==> pepper <==
==> flow/design.v <==
module alu (
    input  [18:0] a,
    input  [18:0] b,
    input  [4:0]  opcode,
    output reg [37:0] outau
);
always @(*) begin
    case (opcode)
        5'b00000: outau = {19'b0, a + b};         
        5'b00001: outau = {19'b0, a - b};         
        5'b00010: outau = a * b;                  
        5'b00011: outau = (b != 0) ? {19'b0, a / b} : 38'b0;  
        5'b00100: outau = {19'b0, a + 19'd1};     
        5'b00101: outau = {19'b0, a - 19'd1};     
        5'b00110: outau = {19'b0, a & b};         
        5'b00111: outau = {19'b0, a | b};         
        5'b01000: outau = {19'b0, a ^ b};         
        5'b01001: outau = {19'b0, ~a};            
        default : outau = 38'b0;                  
    endcase
end
endmodule
module program_counter (
    input clk,
    input rst,
    input pc_enable,
    input [1:0] pc_sel,            
    input [18:0] target_addr,      
    output reg [18:0] pc
);
always @(posedge clk or posedge rst) begin
    if (rst) begin
        pc <= 19'd0;
    end 
    else if (pc_enable) begin
        case (pc_sel)
            2'b00: pc <= pc + 1;         
            2'b01: pc <= target_addr;        
            2'b10: pc <= target_addr;        
            2'b11: pc <= target_addr;        
        endcase
    end
end
endmodule
module inst_reg (
    input clk,
    input load_IR,
    input [18:0] ins,               
    output reg [4:0] opcode,        
    output reg [3:0] rs1, rs2, rd,  
    output reg [13:0] addr_imm,     
    output reg [5:0] branch_offset  
);
    localparam OPC_ADD   = 5'd0,
               OPC_SUB   = 5'd1,
               OPC_MUL   = 5'd2,
               OPC_DIV   = 5'd3,
               OPC_INC   = 5'd4,
               OPC_DEC   = 5'd5,
               OPC_AND   = 5'd6,
               OPC_OR    = 5'd7,
               OPC_XOR   = 5'd8,
               OPC_NOT   = 5'd9,
               OPC_LD    = 5'd10,
               OPC_ST    = 5'd11,
               OPC_BEQ   = 5'd12,
               OPC_BNE   = 5'd13,
               OPC_JMP   = 5'd14,
               OPC_CALL  = 5'd15;
    always @(posedge clk) begin
        if (load_IR) begin
            opcode <= ins[18:14];
            rs1 <= 4'd0;
            rs2 <= 4'd0;
            rd <= 4'd0;
            addr_imm <= 14'd0;
            branch_offset <= 6'd0;
            case (ins[18:14])
                OPC_ADD, OPC_SUB, OPC_MUL, OPC_DIV,
                OPC_INC, OPC_DEC, OPC_AND, OPC_OR,
                OPC_XOR, OPC_NOT: begin
                    rs1 <= ins[13:10];
                    rs2 <= ins[9:6];
                    rd  <= ins[5:2];
                end
                OPC_LD, OPC_ST: begin
                    rs1 <= ins[13:10];             
                    rs2 <= ins[9:6];               
                    addr_imm <= {8'd0, ins[5:0]};  
                end
                OPC_BEQ, OPC_BNE: begin
                    rs1 <= ins[13:10];            
                    rs2 <= ins[9:6];              
                    branch_offset <= ins[5:0];    
                end
                OPC_JMP, OPC_CALL: begin
                    addr_imm <= ins[13:0];        
                end
                default: begin
                end
            endcase
        end
    end
endmodule
module reg_file (
    input clk,
    input rst,
    input reg_write,                  
    input [4:0] read_reg1,            
    input [4:0] read_reg2,            
    input [4:0] write_reg,            
    input [18:0] write_data,          
    output [18:0] read_data1,         
    output [18:0] read_data2          
);
    reg [18:0] registers [0:31];
    assign read_data1 = registers[read_reg1];
    assign read_data2 = registers[read_reg2];
    integer i;
    always @(posedge clk or posedge rst) begin
        if (rst) begin
            for (i = 0; i < 32; i = i + 1)
                registers[i] <= 19'd0;
        end else if (reg_write) begin
                        registers[write_reg] <= write_data;
        end
    end
endmodule
module control_unit (
    input clk, rst,
    input [4:0] opcode,                     	 
    input regs_equal,				 
    output reg mem_read,			 
    output reg mem_write,			 
    output reg reg_write,			 
    output reg load_IR,				 
    output reg pc_enable,			 
    output reg [4:0] ALU_op,			 
    output reg [1:0] pc_sel,			 
    output halted				 
);
    parameter FETCH = 3'b000, EXECUTE = 3'b001, MEMORY = 3'b010,
              WRITBK = 3'b011, CONTROL = 3'b100, HALT = 3'b101;
    reg [2:0] state, next_state;
    assign halted = (state == HALT);
    always @(posedge clk or posedge rst) begin
        if (rst)
            state <= FETCH;
        else
            state <= next_state;
    end
    always @(*) begin
        case (state)
            FETCH: next_state = EXECUTE;
            EXECUTE: begin
                case (opcode)
                    5'b01010, 5'b01011: next_state = MEMORY;   				 
                    5'b01100, 5'b01101, 5'b01110, 5'b01111: next_state = CONTROL;	 
                    5'b00000, 5'b00001, 5'b00010, 5'b00011, 5'b00100,
                    5'b00101, 5'b00110, 5'b00111, 5'b01000, 5'b01001: next_state = WRITBK;  
                    5'b11111: next_state = HALT;					 
                    default: next_state = FETCH;					 
                endcase
            end
            MEMORY: begin
                if (opcode == 5'b01010)
                    next_state = WRITBK;	  
                else
                    next_state = FETCH;  	 
            end
            WRITBK: next_state = FETCH;
            CONTROL: next_state = FETCH;
            HALT: next_state = HALT;
            default: next_state = FETCH;
        endcase
    end
    always @(*) begin
        mem_read = 0;
        mem_write = 0;
        reg_write = 0;
        load_IR = 0;
        pc_enable = 0;
        ALU_op = 5'b00000;
        pc_sel = 2'b00;
        case (state)
            FETCH: begin
                mem_read = 1;
                load_IR = 1;
                pc_enable = 1;
                pc_sel = 2'b00;
            end
            EXECUTE: begin
                ALU_op = opcode;
            end
            MEMORY: begin
                if (opcode == 5'b01010)
                    mem_read = 1;        
                else
                    mem_write = 1;       
            end
            WRITBK: begin
                ALU_op = opcode;
                if (opcode != 5'b01011)  
                    reg_write = 1;
            end
            CONTROL: begin
                case (opcode)
                    5'b01100: begin pc_enable = regs_equal;  pc_sel = 2'b01; end  
                    5'b01101: begin pc_enable = !regs_equal; pc_sel = 2'b01; end  
                    5'b01110, 5'b01111: begin pc_enable = 1; pc_sel = 2'b10; end  
                    default: ;
                endcase
            end
            default: ;
        endcase
    end
endmodule
module top_module (
    input clk,
    input rst,
    output [18:0] imem_addr,               
    input  [18:0] imem_rdata,              
    output [8:0]  dmem_addr,               
    input  [18:0] dmem_rdata,              
    output [18:0] dmem_wdata,              
    output        dmem_we,                 
    output        halt                     
);
    wire [4:0] opcode;
    wire [3:0] rs1, rs2, rd;
    wire [13:0] addr_imm;
    wire [5:0] branch_offset;
    wire [4:0] alu_opcode;
    wire [1:0] pc_sel;
    wire [18:0] reg_data1, reg_data2;
    wire [37:0] alu_result;
    wire mem_read, mem_write, reg_write, load_IR, pc_enable;
    wire [18:0] pc_value;
    wire [18:0] target_addr;
    reg [18:0] mem_read_data;
    always @(posedge clk) begin
        if (mem_read)
            mem_read_data <= dmem_rdata;
    end
    wire is_load = (opcode == 5'b01010);
    wire [3:0]  wb_reg  = is_load ? rs2 : rd;
    wire [18:0] wb_data = is_load ? mem_read_data : alu_result[18:0];
    wire [18:0] ea      = reg_data1 + {5'd0, addr_imm};
    assign imem_addr  = pc_value;
    assign dmem_addr  = ea[8:0];
    assign dmem_wdata = reg_data2;
    assign dmem_we    = mem_write;
    assign target_addr = (pc_sel == 2'b01) ? (pc_value + {{13{branch_offset[5]}}, branch_offset}) : {5'd0, addr_imm};
    program_counter PC (
        .clk(clk),
        .rst(rst),
        .pc_enable(pc_enable),
        .pc_sel(pc_sel),
        .target_addr(target_addr),
        .pc(pc_value)
    );
    inst_reg IR (
        .clk(clk),
        .load_IR(load_IR),
        .ins(imem_rdata),
        .opcode(opcode),
        .rs1(rs1),
        .rs2(rs2),
        .rd(rd),
        .addr_imm(addr_imm),
        .branch_offset(branch_offset)
    );
    control_unit CU (
        .clk(clk),
        .rst(rst),
        .opcode(opcode),
        .regs_equal(reg_data1 == reg_data2),
        .mem_read(mem_read),
        .mem_write(mem_write),
        .reg_write(reg_write),
        .load_IR(load_IR),
        .pc_enable(pc_enable),
        .ALU_op(alu_opcode),
        .pc_sel(pc_sel),
        .halted(halt)
    );
    reg_file RF (
        .clk(clk),
        .rst(rst),
        .reg_write(reg_write),
        .read_reg1({1'b0, rs1}),
        .read_reg2({1'b0, rs2}),
        .write_reg({1'b0, wb_reg}),
        .write_data(wb_data),
        .read_data1(reg_data1),
        .read_data2(reg_data2)
    );
    alu ALU (
        .a(reg_data1),
        .b(reg_data2),
        .opcode(alu_opcode),
        .outau(alu_result)
    );
endmodule
==> flow/run.sh <==
#!/bin/bash
# the make line also repeats each setting of config.mk as NAME=value (left out here)
make -C /OpenROAD-flow-scripts/flow DESIGN_CONFIG=/design/flow/config.mk WORK_HOME=/design/flow/orfs CLKGATE_MAP_FILE= finish
==> flow/config.mk <==
export PLATFORM = sky130hd
export DESIGN_NAME = top_module
export DESIGN_NICKNAME = top_module
export VERILOG_FILES = /design/flow/design.v
export SDC_FILE = /design/flow/constraint.sdc
export NUM_CORES = 4
export LEC_CHECK = 0
export ABC_AREA = 1
export CAP_MARGIN = 20
export CORE_ASPECT_RATIO = 0.81
export CORE_MARGIN = 2
export CORE_UTILIZATION = 67
export CTS_CLUSTER_DIAMETER = 356
export GPL_ROUTABILITY_DRIVEN = 1
export MAX_ROUTING_LAYER = met5
export SETUP_SLACK_MARGIN = -0.77
export SLEW_MARGIN = 20
==> flow/constraint.sdc <==
create_clock -name core_clock -period 33.5 [get_ports {clk}]
set_input_delay 6.7000 -clock core_clock [delete_from_list [all_inputs] [get_ports {clk}]]
set_output_delay 6.7000 -clock core_clock [all_outputs]
set_load 0.01 [all_outputs]
==> cedar: changes against pepper <==
Settings changed: ABC_AREA 1 to default, CORE_ASPECT_RATIO 0.81 to default, CORE_UTILIZATION 67 to 59, CTS_CLUSTER_DIAMETER 356 to default, GPL_ROUTABILITY_DRIVEN 1 to default, MAX_ROUTING_LAYER met5 to default, SETUP_SLACK_MARGIN -0.77 to default, TNS_END_PERCENT from default to 5.
==> flow/constraint.sdc (replaced) <==
create_clock -name core_clock -period 36.1 [get_ports {clk}]
set_input_delay 7.2200 -clock core_clock [delete_from_list [all_inputs] [get_ports {clk}]]
set_output_delay 7.2200 -clock core_clock [all_outputs]
set_load 0.01 [all_outputs]
==> harbor: changes against pepper <==
Settings changed: ABC_AREA 1 to default, CORE_ASPECT_RATIO 0.81 to default, CORE_MARGIN 2 to 5, CORE_UTILIZATION 67 to 40, CTS_CLUSTER_DIAMETER 356 to default, GPL_ROUTABILITY_DRIVEN 1 to default, MAX_ROUTING_LAYER met5 to default, SETUP_SLACK_MARGIN -0.77 to 5.0.
==> flow/constraint.sdc (replaced) <==
create_clock -name core_clock -period 38.5 [get_ports {clk}]
set_input_delay 7.7000 -clock core_clock [delete_from_list [all_inputs] [get_ports {clk}]]
set_output_delay 7.7000 -clock core_clock [all_outputs]
set_load 0.01 [all_outputs]
==> sierra: changes against pepper <==
Settings changed: CORE_UTILIZATION 67 to 58, CTS_CLUSTER_DIAMETER 356 to 353, HOLD_SLACK_MARGIN from default to -0.05, SETUP_SLACK_MARGIN -0.77 to 5.0, TNS_END_PERCENT from default to 40.
==> flow/constraint.sdc (replaced) <==
create_clock -name core_clock -period 21.1 [get_ports {clk}]
set_input_delay 4.2200 -clock core_clock [delete_from_list [all_inputs] [get_ports {clk}]]
set_output_delay 4.2200 -clock core_clock [all_outputs]
set_load 0.01 [all_outputs]
==> comparison table <==
Status: cedar failed layout checks; sierra failed layout checks; harbor timing/DRC/antenna clean; pepper did not finish
Last stage reached: cedar -; sierra -; harbor -; pepper 5_1_grt
Violated checks: cedar setup timing; sierra setup timing; harbor -; pepper -
Worst clock skew on the final layout: cedar 0.0199 ns; sierra 0.0182 ns; harbor 0.0310 ns; pepper -
Slew at the pin closest to its max-slew limit: cedar 1.22 ns; sierra 1.34 ns; harbor 1.33 ns; pepper -
Drt initial violations: cedar 6032; sierra 6623; harbor 5623; pepper -
Critical R2R Launch: cedar IR.rs2[3]; sierra IR.rs2[2]; harbor IR.rs2[0]; pepper -
Count of standard-cell rows: cedar 95; sierra 86; harbor 115; pepper 80
Number of signal-net buffers in the layout: cedar 778; sierra 1331; harbor 666; pepper -
HPWL after detailed placement: cedar 125000 um; sierra 127000 um; harbor 126000 um; pepper 125000 um
Post-route standard cell area excluding fillers: cedar 48000 sq um; sierra 53800 sq um; harbor 49600 sq um; pepper -
Highest metal layer used by the detailed router: cedar met5; sierra met5; harbor met5; pepper -
Total Wirelength: cedar 171000 um; sierra 189000 um; harbor 182000 um; pepper -
Clock slew seen by the registers of the worst setup and hold paths: cedar 0.07 ns; sierra 0.07 ns; harbor 0.08 ns; pepper -
Avg WL per Cell: cedar 27.4 um; sierra 24.2 um; harbor 27.7 um; pepper -
CP peak stage delay: cedar 0.50 ns; sierra 0.56 ns; harbor 0.55 ns; pepper -
Area growth, synth to finish: cedar 21.0%; sierra 36.2%; harbor 25.0%; pepper -
Final sum of negative setup slack: cedar -15.32 ns; sierra -1024.58 ns; harbor 0 ns; pepper -
Largest contributor to cell area by class: cedar logic gates; sierra logic gates; harbor logic gates; pepper -
Post-route fraction of the period consumed by the critical path: cedar 103%; sierra 175%; harbor 96.7%; pepper -
Fraction of synthesized cell area in xor and xnor cells: cedar 4.22%; sierra 3.99%; harbor 4.22%; pepper 3.99%
Class of the worst hold path: cedar flip-flop to flip-flop; sierra flip-flop to flip-flop; harbor flip-flop to flip-flop; pepper -
Tool warnings: cedar 76; sierra 76; harbor 75; pepper -
Netlist cell types: cedar 111; sierra 71; harbor 111; pepper 71
